==> harbor: inputs <==
## Top_convolution
module Top_convolution(
 input clk,
	input rst,
	input start,
	input en,
	input [12:0] addr,
	output [20:0] out,
	output [20:0] max_pl,
	output reg done,
	output pat_en,
	output [9:0] pat_addr,
	input [7:0] pat_dout,
	output img_en,
	output [17:0] img_addr,
	input [7:0] img_dout,
	output pc_en,
	output pc_we,
	output [9:0] pc_addr,
	output [10:0] pc_din,
	input [10:0] pc_dout,
	output ic_en,
	output ic_we,
	output [17:0] ic_addr,
	output [10:0] ic_din,
	input [10:0] ic_dout,
	output pl_en,
	output pl_we,
	output [12:0] pl_addr,
	output [20:0] pl_din,
	input [20:0] pl_dout
    );
	assign out = out_pl;
	reg [8:0] HT_SM, WT_SM;
	wire [8:0] ht_sm, wt_sm; 
	reg [8:0] HT_LG, WT_LG;
	wire [8:0] ht_lg, wt_lg;
	assign ht_sm = HT_SM;
	assign wt_sm = WT_SM;
	assign ht_lg = HT_LG;
	assign wt_lg = WT_LG;
	parameter [8:0] height_fil = 10, width_fil = 8, side_lap = 3, height_filpro = 8, width_filpro = 6,
	height_image = 48, width_image = 40, height_impro = 46, width_impro = 38, factor = 5;
	parameter [3:0] idle = 0, setup = 1, conv_p1 = 2, conv_p2 = 3, delay_p1 = 4, delay_p2 = 5, maxpl = 6, read = 15;
	reg [3:0] current_state, next_state;
	wire done_conv, done_maxpl;
	reg en_conv;
	wire en_maxpl;
	reg en_cnt_l1, en_cnt_l2, en_cnt_sm;
	reg clear;
	wire conv_done_l1, conv_done_l2;
	reg [1:0] conv_sel;
	assign en_maxpl = (conv_sel==3)? done_conv:0;
  ...
clock: 4.88 ns
lec_check: 0
abc_area: 1
cap_margin: 25
core_aspect_ratio: 1.34
core_margin: 2
core_utilization: 72
cts_cluster_diameter: 55
cts_cluster_size: 17
max_routing_layer: met4
min_routing_layer: met1
place_density: 0.65
setup_slack_margin: 1.07
slew_margin: 40
tns_end_percent: 5
run.sh (not shown) runs the stock make flow with config.mk's settings and CLKGATE_MAP_FILE=.
==> inputs of nickel, as changes to harbor <==
ABC_AREA = not set   (was 1)
CAP_MARGIN = 20   (was 25)
CORE_ASPECT_RATIO = not set   (was 1.34)
CORE_UTILIZATION = 70   (was 72)
CTS_CLUSTER_DIAMETER = 56   (was 55)
CTS_CLUSTER_SIZE = 49   (was 17)
MAX_ROUTING_LAYER = not set   (was met4)
MIN_ROUTING_LAYER = not set   (was met1)
PLACE_DENSITY = not set   (was 0.65)
SETUP_SLACK_MARGIN = 2.38   (was 1.07)
SLEW_MARGIN = 20   (was 40)
TNS_END_PERCENT = not set   (was 5)
==> flow/constraint.sdc (replaced) <==
create_clock -name core_clock -period 8.36 [get_ports {clk}]
set_input_delay 1.6720 -clock core_clock [delete_from_list [all_inputs] [get_ports {clk}]]
set_output_delay 1.6720 -clock core_clock [all_outputs]
set_load 0.01 [all_outputs]
==> summary of the runs <==
- harbor did not get past global routing (GRT-0232). nickel finished clean.
- Of nickel and harbor, harbor has the higher synthesized area (gap 3.3%, measured against harbor).
- Against nickel, the synthesized cell count of harbor is higher by 23%.
- Die size: nickel is lower than harbor (about 0.6%).
==> figures <==
Result of the run: harbor stopped before the end; nickel complete, no violations
Stage where the flow stopped: harbor global routing; nickel -
Number of buffers added for setup after CTS: harbor 17; nickel 64
Detailed placement HPWL: harbor 70700 um; nickel 53600 um
Synthesized area: harbor 27700 um^2; nickel 26800 um^2
Proportion of synthesized area in mux cells: harbor 0.0361%; nickel 3.86%
Most frequently used cell type in the post-synthesis netlist: harbor sky130_fd_sc_hd__nand2_1; nickel sky130_fd_sc_hd__ha_1
Cell variety after synth: harbor 67; nickel 94
Placeable core region: harbor 38100 um^2; nickel 37700 um^2
Gpl congestion: harbor 1.04; nickel 0.948
Post-synthesis adder-cell area fraction: harbor 26.5%; nickel 27.4%
Post-Synth Simple-Gate Area: harbor 23.8%; nickel 18.3%
Placement row count: harbor 83; nickel 71
Cell total after placement: harbor 4738; nickel 3751
Chip area: harbor 40100 um^2; nickel 39800 um^2
Parity-gate share of the synthesized area counting xor and xnor cells: harbor 3.73%; nickel 5.56%
Instance area at placement: harbor 32900 um^2; nickel 30100 um^2
Die W: harbor 173 um; nickel 200 um
Placement-stage worst setup slack: harbor -2.59 ns; nickel -0.716 ns

---

==> ember: inputs <==
Top_convolution again, from the RTL that the note above started with.
Settings: LEC_CHECK=0, ABC_AREA=1, CAP_MARGIN=40, CELL_PAD_IN_SITES_DETAIL_PLACEMENT=2, CELL_PAD_IN_SITES_GLOBAL_PLACEMENT=1, CORE_MARGIN=9, CORE_UTILIZATION=40, GPL_ROUTABILITY_DRIVEN=0, GPL_TIMING_DRIVEN=1, HOLD_SLACK_MARGIN=0.15, MAX_ROUTING_LAYER=met5, MIN_ROUTING_LAYER=met2, PLACE_DENSITY_LB_ADDON=0.15, SETUP_SLACK_MARGIN=2.18, SLEW_MARGIN=5, TNS_END_PERCENT=100; clock period 11.0 ns.
==> willow (differences from ember) <==
Settings changed: CAP_MARGIN 40 to 20, CELL_PAD_IN_SITES_DETAIL_PLACEMENT 2 to default, CELL_PAD_IN_SITES_GLOBAL_PLACEMENT 1 to default, CORE_ASPECT_RATIO from default to 1.3, CORE_MARGIN 9 to 2, CORE_UTILIZATION 40 to 72, CTS_CLUSTER_DIAMETER from default to 308, CTS_CLUSTER_SIZE from default to 95, GPL_ROUTABILITY_DRIVEN 0 to default, GPL_TIMING_DRIVEN 1 to default, HOLD_SLACK_MARGIN 0.15 to default, MAX_ROUTING_LAYER met5 to default, MIN_ROUTING_LAYER met2 to default, PLACE_DENSITY from default to 0.83, PLACE_DENSITY_LB_ADDON 0.15 to default, SETUP_SLACK_MARGIN 2.18 to 0.8, SLEW_MARGIN 5 to 20, TNS_END_PERCENT 100 to default.
==> flow/constraint.sdc (replaced) <==
create_clock -name core_clock -period 5.19 [get_ports {clk}]
set_input_delay 1.0380 -clock core_clock [delete_from_list [all_inputs] [get_ports {clk}]]
set_output_delay 1.0380 -clock core_clock [all_outputs]
set_load 0.01 [all_outputs]
==> impl_metrics.yaml <==
# implementation run metrics
floorplanning:
  die_x_um: 281
  die.size.y_um: 281
  die_area_um2: 79000
  core_um2: 68600
  rows: 96
cts:
  cts_made_buffers: 40
  post_cts_buffers: 28
  ctsResizeCount: 259
outcome:
  error_line: "[ERROR GRT-0232] Routing congestion too high. Check the congestion heatmap in the GUI."
  status: "aborted with a tool error"
  haltStage: "5_1_grt"
synth:
  ys_types: 67
global_route:
  top_usage_layer: "met3"
  gr-usage-met2_pct: 81.2
  grtUsageTotal_pct: 78.2
  use_met1_pct: 0
  grt_overflow: 14
placed_design:
  dp_cells: 4795
  place_area_um2: 30300
The numbers above come from ember.

==> impl_metrics.yaml <==
# implementation run metrics
placed_design:
  dp_cells: 4709
cts:
  post_cts_buffers: 86
  ctsResizeCount: 603
floorplanning:
  die_x_um: 176
  rows: 81
  core_um2: 37800
  die.size.y_um: 228
outcome:
  haltStage: "5_1_grt"
  error_line: "[ERROR GRT-0116] Global routing finished with congestion. Check the congestion regions in the DRC Viewer."
  status: "aborted with a tool error"
synth:
  ys_types: 67
global_route:
  grt_overflow: 941
  gr-usage-met2_pct: 105
  top_usage_layer: "met2"
The numbers above come from willow.


---

==> inputs of build 1 <==
==> flow/design.v <==
`timescale 1ns / 1ps
module Filter(
  	input clk,
	input rst,
	input en,
	input [3:0] addr,
	output reg [8:0] out
    );
reg signed [8:0] sobel_val;
always @(*) begin
	case(addr)
		4'd1, 4'd3, 4'd5, 4'd7: sobel_val = -9'sd1;
		4'd4: sobel_val = 9'sd4;
		default: sobel_val = 9'sd0;
	endcase
end
always@(posedge clk) begin
		if(rst) begin
			out <= 0;
		end
		if(en) begin
			out <= sobel_val;
		end
	end
endmodule
`timescale 1ns / 1ps
module convolution(
  	input clk,
	input signed [8:0] in1,  
	input signed [8:0] in2,
	input [8:0] height,
	input [8:0] width,
	input rst,
	input en,
	input clear,
	output reg [20:0] out,
	output reg done
    );
	reg signed [26:0] data;
	reg [9:0] counter;
	always@(posedge clk) begin
		if(rst || clear)
			counter <= 0;
		else if(en) begin
			if(counter < (height*width)) begin
				counter <= counter + 1;
			end
			else begin
				counter <= 1;
			end
		end
	end
	always@(posedge clk) begin
		if(rst || clear) begin
			data <= 0;
			done <= 0;
		end
		else if(en) begin
			if(counter < (height*width)) begin
				data <= data + in1*in2;
				done <= 0;
			end
			else begin
				if(data > 1048575)
					out <= 1048575;
				else if (data < -1048576) 
					out <= -1048576;
				else
					out <= data; 
				data <= in1*in2;
				done <= 1; 
			end
		end
	end
endmodule
`timescale 1ns / 1ps
module maxpool(
   	input signed [20:0] in,
	input clk,
	input rst,
	input en,
	input [3:0] factor,
	output reg done,
	output reg [20:0] out,
	output [20:0] max
    );
	reg signed [20:0] cur_max;
	reg signed [20:0] abs_max;
	reg [7:0] counter;
	wire [7:0] size;
	wire [4:0] addr;
	wire [20:0] tempout;
	assign addr = counter;
	assign size = factor*factor;
	assign tempout = cur_max;
	assign max = abs_max;
	always@(posedge clk) begin
		if(rst) begin
			cur_max <= 21'b100000000000000000000;
			abs_max <= 0;
			counter <= 0;
			done <= 0;
		end
		else begin
		done <= 0;
		if(en) begin
			if(counter < size) begin
				counter <= counter + 1;
				if(in > cur_max) begin
					cur_max <= in;
				end
			end
			else begin
				done <= 1;
				counter <= 1;
				out <= cur_max;
				cur_max <= in;
			end
			if(in > abs_max) begin
				abs_max <= in;
			end
		end
		end
	end
endmodule
`timescale 1ns / 1ps
module address_l1(
  	input clk,
	input rst,
	input en,
	input [8:0] ht_sm,
	input [8:0] ht_lg,
	input [8:0] wt_sm,
	input [8:0] wt_lg,
	input [9:0] count,
	output [17:0] address_lg,
	output reg conv_done
    );
	wire [8:0] addrx, addry;
	reg [8:0] ADDRX, ADDRY;
	reg [8:0] OFFSET_X, OFFSET_Y;
	assign addrx = ADDRX + OFFSET_X;
	assign addry = ADDRY + OFFSET_Y;
	assign address_lg = addrx + addry*wt_lg;
	always@(posedge clk) begin
		if(rst) begin
			ADDRX <= 0;
			ADDRY <= 0;
			OFFSET_X <= 0;
			OFFSET_Y <= 0;
			conv_done <= 0;
		end
		else if(en) begin
			if(ADDRX < (wt_sm-1)) begin
				ADDRX <= ADDRX + 1;
				conv_done <= 0;
			end
			else begin
				ADDRX <= 0;
				if(ADDRY < (ht_sm-1)) begin
					ADDRY <= ADDRY + 1;
				end
				else begin
					ADDRY <= 0;
				end
			end
			if (count==(ht_sm*wt_sm-1)) begin
				if(OFFSET_X < (wt_lg-wt_sm)) begin
					OFFSET_X <= OFFSET_X + 1;
				end
				else begin
					OFFSET_X <= 0;
					if(OFFSET_Y < (ht_lg-ht_sm)) begin
						OFFSET_Y <= OFFSET_Y + 1;
					end
					else begin
						ADDRX <= 0;
						ADDRY <= 0;
						OFFSET_X <= 0;
						OFFSET_Y <= 0;
						conv_done <= 1;
					end
				end
			end
		end
	end
endmodule
`timescale 1ns / 1ps
module address_l2(
	input clk,
	input rst,
	input en,
	input [8:0] ht_sm,
	input [8:0] ht_lg,
	input [8:0] wt_sm,
	input [8:0] wt_lg,
	input [9:0] count1,
	input [8:0] factor,
	output [17:0] address_lg,
	output reg conv_done
    );
	wire [8:0] addrx, addry;
	reg [8:0] ADDRX, ADDRY;
	reg [8:0] OFFSET_X1, OFFSET_Y1, OFFSET_X2, OFFSET_Y2;
	wire [9:0] limit1;
	wire [9:0] limit2;
	assign limit1 = ht_sm*wt_sm-1;
	assign limit2 = factor*factor-1;
	assign addrx = ADDRX + OFFSET_X1 + OFFSET_X2;
	assign addry = ADDRY + OFFSET_Y1 + OFFSET_Y2;
	assign address_lg = addrx + addry*wt_lg;
	reg [9:0] count2;
	always @(posedge clk) begin
		if (rst) begin
			count2 <= 0;
		end
		else if (en) begin
			if(count1 == limit1) begin
				if(count2 < limit2) begin
					count2 <= count2 + 1;
				end
				else 
					count2 <= 0;
			end
		end
	end
	always@(posedge clk) begin
		if(rst) begin
			ADDRX <= 0;
			ADDRY <= 0;
			OFFSET_X1 <= 0;
			OFFSET_Y1 <= 0;
			OFFSET_X2 <= 0;
			OFFSET_Y2 <= 0;
			conv_done <= 0; 
		end
		else if(en) begin
			if(ADDRX < (wt_sm-1)) begin
				ADDRX <= ADDRX + 1;
				conv_done <= 0;
			end
			else begin
				ADDRX <= 0;
				if(ADDRY < (ht_sm-1)) begin
					ADDRY <= ADDRY + 1;
				end
				else begin
					ADDRY <= 0;
				end
			end
			if (count1==limit1) begin
				if(OFFSET_X1 < factor-1) begin
					OFFSET_X1 <= OFFSET_X1 + 1;
				end
				else begin
					OFFSET_X1 <= 0;
					if(OFFSET_Y1 < factor-1) begin
						OFFSET_Y1 <= OFFSET_Y1 + 1;
					end
					else begin
						OFFSET_X1 <= 0;
						OFFSET_Y1 <= 0;
					end
				end
				if (count2==limit2) begin
					if(OFFSET_X2 < (wt_lg-wt_sm-factor*2+1)) begin
						OFFSET_X2 <= OFFSET_X2 + factor;
					end
					else begin
						OFFSET_X2 <= 0;
						if(OFFSET_Y2 < (ht_lg-ht_sm-factor*2+1)) begin
							OFFSET_Y2 <= OFFSET_Y2 + factor;
						end
						else begin
							ADDRX <= 0;
							ADDRY <= 0;
							OFFSET_X1 <= 0;
							OFFSET_Y1 <= 0;
							OFFSET_Y2 <= 0;
							conv_done <= 1;
						end
					end
				end
			end
		end
	end
endmodule
`timescale 1ns / 1ps
module Top_convolution(
 input clk,
	input rst,
	input start,
	input en,
	input [12:0] addr,
	output [20:0] out,
	output [20:0] max_pl,
	output reg done,
	output pat_en,
	output [9:0] pat_addr,
	input [7:0] pat_dout,
	output img_en,
	output [17:0] img_addr,
	input [7:0] img_dout,
	output pc_en,
	output pc_we,
	output [9:0] pc_addr,
	output [10:0] pc_din,
	input [10:0] pc_dout,
	output ic_en,
	output ic_we,
	output [17:0] ic_addr,
	output [10:0] ic_din,
	input [10:0] ic_dout,
	output pl_en,
	output pl_we,
	output [12:0] pl_addr,
	output [20:0] pl_din,
	input [20:0] pl_dout
    );
	assign out = out_pl;
	reg [8:0] HT_SM, WT_SM;
	wire [8:0] ht_sm, wt_sm; 
	reg [8:0] HT_LG, WT_LG;
	wire [8:0] ht_lg, wt_lg;
	assign ht_sm = HT_SM;
	assign wt_sm = WT_SM;
	assign ht_lg = HT_LG;
	assign wt_lg = WT_LG;
	parameter [8:0] height_fil = 10, width_fil = 8, side_lap = 3, height_filpro = 8, width_filpro = 6,
	height_image = 48, width_image = 40, height_impro = 46, width_impro = 38, factor = 5;
	parameter [3:0] idle = 0, setup = 1, conv_p1 = 2, conv_p2 = 3, delay_p1 = 4, delay_p2 = 5, maxpl = 6, read = 15;
	reg [3:0] current_state, next_state;
	wire done_conv, done_maxpl;
	reg en_conv;
	wire en_maxpl;
	reg en_cnt_l1, en_cnt_l2, en_cnt_sm;
	reg clear;
	wire conv_done_l1, conv_done_l2;
	reg [1:0] conv_sel;
	assign en_maxpl = (conv_sel==3)? done_conv:0;
	wire signed [8:0] in1, in2;
	wire [20:0] out_conv;
	assign in1 = (conv_sel==2'b00)? 0: 
					(conv_sel==2'b01)? out_f: 
					(conv_sel==2'b10)? out_i:out_ip[10:2];
	assign in2 = (conv_sel==2'b00)? 0: 
					(conv_sel==2'b11)? out_fp[10:2]: out_lap;
	wire signed [20:0] in_maxpl, out_maxpl;
	assign in_maxpl = out_conv;
	reg [9:0] ADDR_SM;
	wire [17:0] addr_lg_l1;
	wire [17:0] addr_lg_l2;
	reg [17:0] ADDR_OUT;
	wire en_f, en_i, en_fp, en_ip, en_lap, en_pl;
	reg wr_ip, wr_fp, wr_pl;
	wire [9:0] addr_f;
	wire [17:0] addr_i;
	wire [9:0] addr_fp;
	wire [17:0] addr_ip;
	wire [12:0] addr_pl;
	wire [3:0] addr_lap;
	wire [10:0] in_fp, in_ip;
	wire [10:0] out_fp, out_ip;
	wire signed [20:0] in_pl;
	assign in_fp = out_conv[10:0];
	assign in_ip = out_conv[10:0];
	assign in_pl = out_maxpl;
	wire signed [8:0] out_lap;
	wire signed [7:0] out_i, out_f;	
	wire signed [20:0] out_pl;
	assign en_lap = (conv_sel==3||conv_sel==0)? 0:1;
	assign en_f = (conv_sel==1)? 1:0;
	assign en_i = (conv_sel==2)? 1:0;
	assign en_fp = (conv_sel==0)? 0:
						(conv_sel==1)? done_conv:
						(conv_sel==3)? 1:0;
	assign en_ip = (conv_sel==0)? 0:
						(conv_sel==2)? done_conv:
						(conv_sel==3)? 1:0;
	assign en_pl = (done)? en:done_maxpl;
	assign addr_f = (conv_sel==1)? addr_lg_l1:0;
	assign addr_i = (conv_sel==2)? addr_lg_l1:0;
	assign addr_lap = (conv_sel==0||conv_sel==3)? 0:ADDR_SM;
	assign addr_ip = (conv_sel==0)? 0: 
						  (conv_sel==3)? addr_lg_l2:ADDR_OUT; 
	assign addr_fp = (conv_sel==0)? 0: 
						  (conv_sel==1)? ADDR_OUT[9:0]:ADDR_SM;
	assign addr_pl = (done)? addr:ADDR_OUT[12:0];
	Filter Sobel (
    .clk(clk), 
    .rst(rst), 
    .en(en_lap), 
    .addr(addr_lap),  
    .out(out_lap)
    );
	assign pat_en = en_f;
	assign pat_addr = addr_f;
	assign out_f = pat_dout;
	assign img_en = en_i;
	assign img_addr = addr_i;
	assign out_i = img_dout;
	assign pc_en = en_fp;
	assign pc_we = wr_fp;
	assign pc_addr = addr_fp;
	assign pc_din = in_fp;
	assign out_fp = pc_dout;
	assign ic_en = en_ip;
	assign ic_we = wr_ip;
	assign ic_addr = addr_ip;
	assign ic_din = in_ip;
	assign out_ip = ic_dout;
	assign pl_en = en_pl;
	assign pl_we = wr_pl;
	assign pl_addr = addr_pl;
	assign pl_din = in_pl;
	assign out_pl = pl_dout;
	wire out_trig;
	assign out_trig = (conv_sel==2'b11)? done_maxpl:done_conv;
	always@(posedge clk) begin
		if(rst || clear) begin
			ADDR_OUT <= 0;
		end
		else if(out_trig) begin
			ADDR_OUT <= ADDR_OUT + 1;
		end	
	end
	address_l1 addr_l1 (
    .clk(clk), 
    .rst(rst||clear), 
    .en(en_cnt_l1), 
    .ht_sm(ht_sm), 
    .ht_lg(ht_lg), 
    .wt_sm(wt_sm), 
    .wt_lg(wt_lg), 
    .count(ADDR_SM), 
    .address_lg(addr_lg_l1), 
    .conv_done(conv_done_l1)
    );
	address_l2 addr_l2 (
    .clk(clk), 
    .rst(rst||clear), 
    .en(en_cnt_l2), 
    .ht_sm(ht_sm), 
    .ht_lg(ht_lg), 
    .wt_sm(wt_sm), 
    .wt_lg(wt_lg), 
	 .count1(ADDR_SM),
    .factor(factor), 
    .address_lg(addr_lg_l2), 
    .conv_done(conv_done_l2)
    );
	always@(posedge clk) begin
		if(rst||clear) begin
			ADDR_SM <= 0;
		end
		else if(en_cnt_l1||en_cnt_l2) begin
			if(ADDR_SM < (ht_sm*wt_sm-1)) begin
				ADDR_SM <= ADDR_SM + 1;
			end
			else begin
				ADDR_SM <= 0;
			end	
		end
	end
	convolution convolution (
	 .clk(clk),
    .in1(in1), 
    .in2(in2), 
    .height(ht_sm), 
    .width(wt_sm), 
    .rst(rst), 
    .en(en_conv), 
	 .clear(clear),
    .out(out_conv), 
    .done(done_conv)
    );
	maxpool maxpool (
    .in(in_maxpl), 
    .clk(clk), 
    .rst(rst), 
    .en(en_maxpl), 
    .factor(factor), 
    .done(done_maxpl), 
    .out(out_maxpl),
	 .max(max_pl)
    );
	always @(posedge clk) begin 
		if (rst) begin
			HT_SM <= 0;
			WT_SM <= 0;
			HT_LG <= 0;
			WT_SM <= 0;
			en_conv <= 0;
			en_cnt_l1 <= 0;
			en_cnt_l2 <= 0;
			wr_ip <= 0;
			wr_fp <= 0;
			wr_pl <= 0;
			clear <= 0;
			conv_sel <= 2'b00;
			done <= 0;
			current_state <= idle;
		end
		else
		case(current_state)
			idle: begin
				if(start)
					current_state <= setup;
				else
					current_state <= idle;
			end
			setup: begin
				case(conv_sel) 
					0: begin
						HT_SM <= side_lap;
						WT_SM <= side_lap;
						HT_LG <= height_fil;
						WT_LG <= width_fil;
						en_cnt_l1 <= 1;
						wr_fp <= 1;
						conv_sel <= 2'b01;
					end
					1: begin
						HT_SM <= side_lap;
						WT_SM <= side_lap;
						HT_LG <= height_image;
						WT_LG <= width_image;
						en_cnt_l1 <= 1;
						wr_ip <= 1;
						conv_sel <= 2'b10;
					end
					2: begin
						HT_SM <= height_filpro;
						WT_SM <= width_filpro;
						HT_LG <= height_impro;
						WT_LG <= width_impro;
						en_cnt_l2 <= 1;
						wr_pl <= 1;
						conv_sel <= 2'b11;
					end
				endcase
				current_state <= conv_p1;
			end
			conv_p1: begin
				en_conv <= 1;
				if(conv_done_l1) begin
					en_cnt_l1 <= 0;
					current_state <= conv_p2;
				end
				else if(conv_sel != 3)
					current_state <= conv_p1;
				else
					current_state <= maxpl;
			end
			conv_p2: begin
				en_conv <= 0;
				current_state <= delay_p1;
			end
			maxpl: begin
				if(conv_done_l2) begin
					en_cnt_l2 <= 0;
					current_state <= delay_p1;
				end
				else
					current_state <= maxpl;
			end
			delay_p1: begin
				if(conv_sel==3) begin
					if(done_maxpl) begin
						clear <= 1;
						wr_pl <= 0;
						current_state <= delay_p2;
					end
					else 
						current_state <= delay_p1;
				end
				else begin
					clear <= 1;
					wr_fp <= 0;
					wr_ip <= 0;
					current_state <= delay_p2;
				end
			end
			delay_p2: begin
				clear <= 0;
				if (conv_sel != 3) 
					current_state <= setup;
				else begin
					current_state <= read;
					conv_sel <= 2'b00;
				end
			end
			read: begin
				conv_sel <= 2'b00;
				done <= 1;
			end
		endcase
	end
endmodule
==> flow/run.sh <==
#!/bin/bash
# the make line also repeats each setting of config.mk as NAME=value (left out here)
make -C /OpenROAD-flow-scripts/flow DESIGN_CONFIG=/design/flow/config.mk WORK_HOME=/design/flow/orfs CLKGATE_MAP_FILE= finish
==> flow/config.mk <==
export PLATFORM = sky130hd
export DESIGN_NAME = Top_convolution
export DESIGN_NICKNAME = Top_convolution
export VERILOG_FILES = /design/flow/design.v
export SDC_FILE = /design/flow/constraint.sdc
export NUM_CORES = 4
export LEC_CHECK = 0
export CAP_MARGIN = 0
export CORE_ASPECT_RATIO = 1.34
export CORE_MARGIN = 2
export CORE_UTILIZATION = 71
export CTS_CLUSTER_DIAMETER = 36
export CTS_CLUSTER_SIZE = 35
export MAX_ROUTING_LAYER = met4
export MIN_ROUTING_LAYER = met1
export PLACE_DENSITY = 0.65
export SETUP_SLACK_MARGIN = 1.07
export SLEW_MARGIN = 40
==> flow/constraint.sdc <==
create_clock -name core_clock -period 6.53 [get_ports {clk}]
set_input_delay 1.3060 -clock core_clock [delete_from_list [all_inputs] [get_ports {clk}]]
set_output_delay 1.3060 -clock core_clock [all_outputs]
set_load 0.01 [all_outputs]
==> trial 90: changes against build 1 <==
CAP_MARGIN = 35   (was 0)
CELL_PAD_IN_SITES_DETAIL_PLACEMENT = 0   (was unset)
CORE_ASPECT_RATIO = 1.52   (was 1.34)
CORE_MARGIN = 9   (was 2)
CORE_UTILIZATION = 25   (was 71)
CTS_CLUSTER_DIAMETER = unset   (was 36)
CTS_CLUSTER_SIZE = 50   (was 35)
PLACE_DENSITY = unset   (was 0.65)
SETUP_SLACK_MARGIN = -0.97   (was 1.07)
SLEW_MARGIN = 15   (was 40)
TNS_END_PERCENT = 95   (was unset)
==> flow/constraint.sdc (replaced) <==
create_clock -name core_clock -period 11.0 [get_ports {clk}]
set_input_delay 2.2000 -clock core_clock [delete_from_list [all_inputs] [get_ports {clk}]]
set_output_delay 2.2000 -clock core_clock [all_outputs]
set_load 0.01 [all_outputs]
==> trial 10: changes against build 1 <==
ABC_AREA = 1   (was unset)
CAP_MARGIN = 25   (was 0)
CELL_PAD_IN_SITES_GLOBAL_PLACEMENT = 2   (was unset)
CORE_UTILIZATION = 40   (was 71)
CTS_CLUSTER_DIAMETER = 79   (was 36)
CTS_CLUSTER_SIZE = 83   (was 35)
MIN_ROUTING_LAYER = met2   (was met1)
==> flow/constraint.sdc (replaced) <==
create_clock -name core_clock -period 5.75 [get_ports {clk}]
set_input_delay 1.1500 -clock core_clock [delete_from_list [all_inputs] [get_ports {clk}]]
set_output_delay 1.1500 -clock core_clock [all_outputs]
set_load 0.01 [all_outputs]
==> run notes <==
impl run done, here's what came out: Area leader share 0.184, top-count cell post-synth ha_1, Placed Area roughly 0.030 sq mm, total setup buffers inserted after CTS 0, # resized after CTS 0, core area 0.106 sq mm, HPWL Detailed between 60000 and 70000 um, Mux area share 0.0386, Die Span Y ~420 um, status complete, no violations, Synth Seq Share 0.237, Post-Syn Area roughly 0.027 sq mm, die extent in x 283 um, fa+ha+maj area frac 0.274, all-layer global routing usage 0.130, yosys aoi share 0.142, simple share 0.183
the above is filed under trial 90

==> run notes <==
impl run done, here's what came out: status finished with violations, layout violations negative setup slack, HPWL Detailed 76200 um, all-layer global routing usage 0.425, final setup fails 48, yosys aoi share 0.122, Mux area share 0.000361, top-count cell post-synth nand2_1, core area just under 0.07 sq mm, Area leader share 0.178, # resized after CTS ~420, simple share 0.238, Die Span Y a little over 300 um, total setup buffers inserted after CTS 35, Final Worst Setup Slack -1.87 ns, Post-Syn Area between 0.02 and 0.03 sq mm
the above is filed under trial 10

==> run notes <==
run results: status did not finish, failing step global routing, error msg [ERROR GRT-0116] Global routing finished with congestion. Check the congestion regions in the DRC Viewer., fa+ha+maj area frac 0.274, HPWL Detailed ~62000 um, yosys aoi share 0.142, Mux area share 0.0386, # resized after CTS ~470, total setup buffers inserted after CTS around 70, all-layer global routing usage 0.700, Area leader share 0.184, top-count cell post-synth ha_1, Placed Area about 0.031 sq mm, die extent in x 172 um, core area between 0.03 and 0.04 sq mm, Synth Seq Share 0.237
the above is filed under build 1

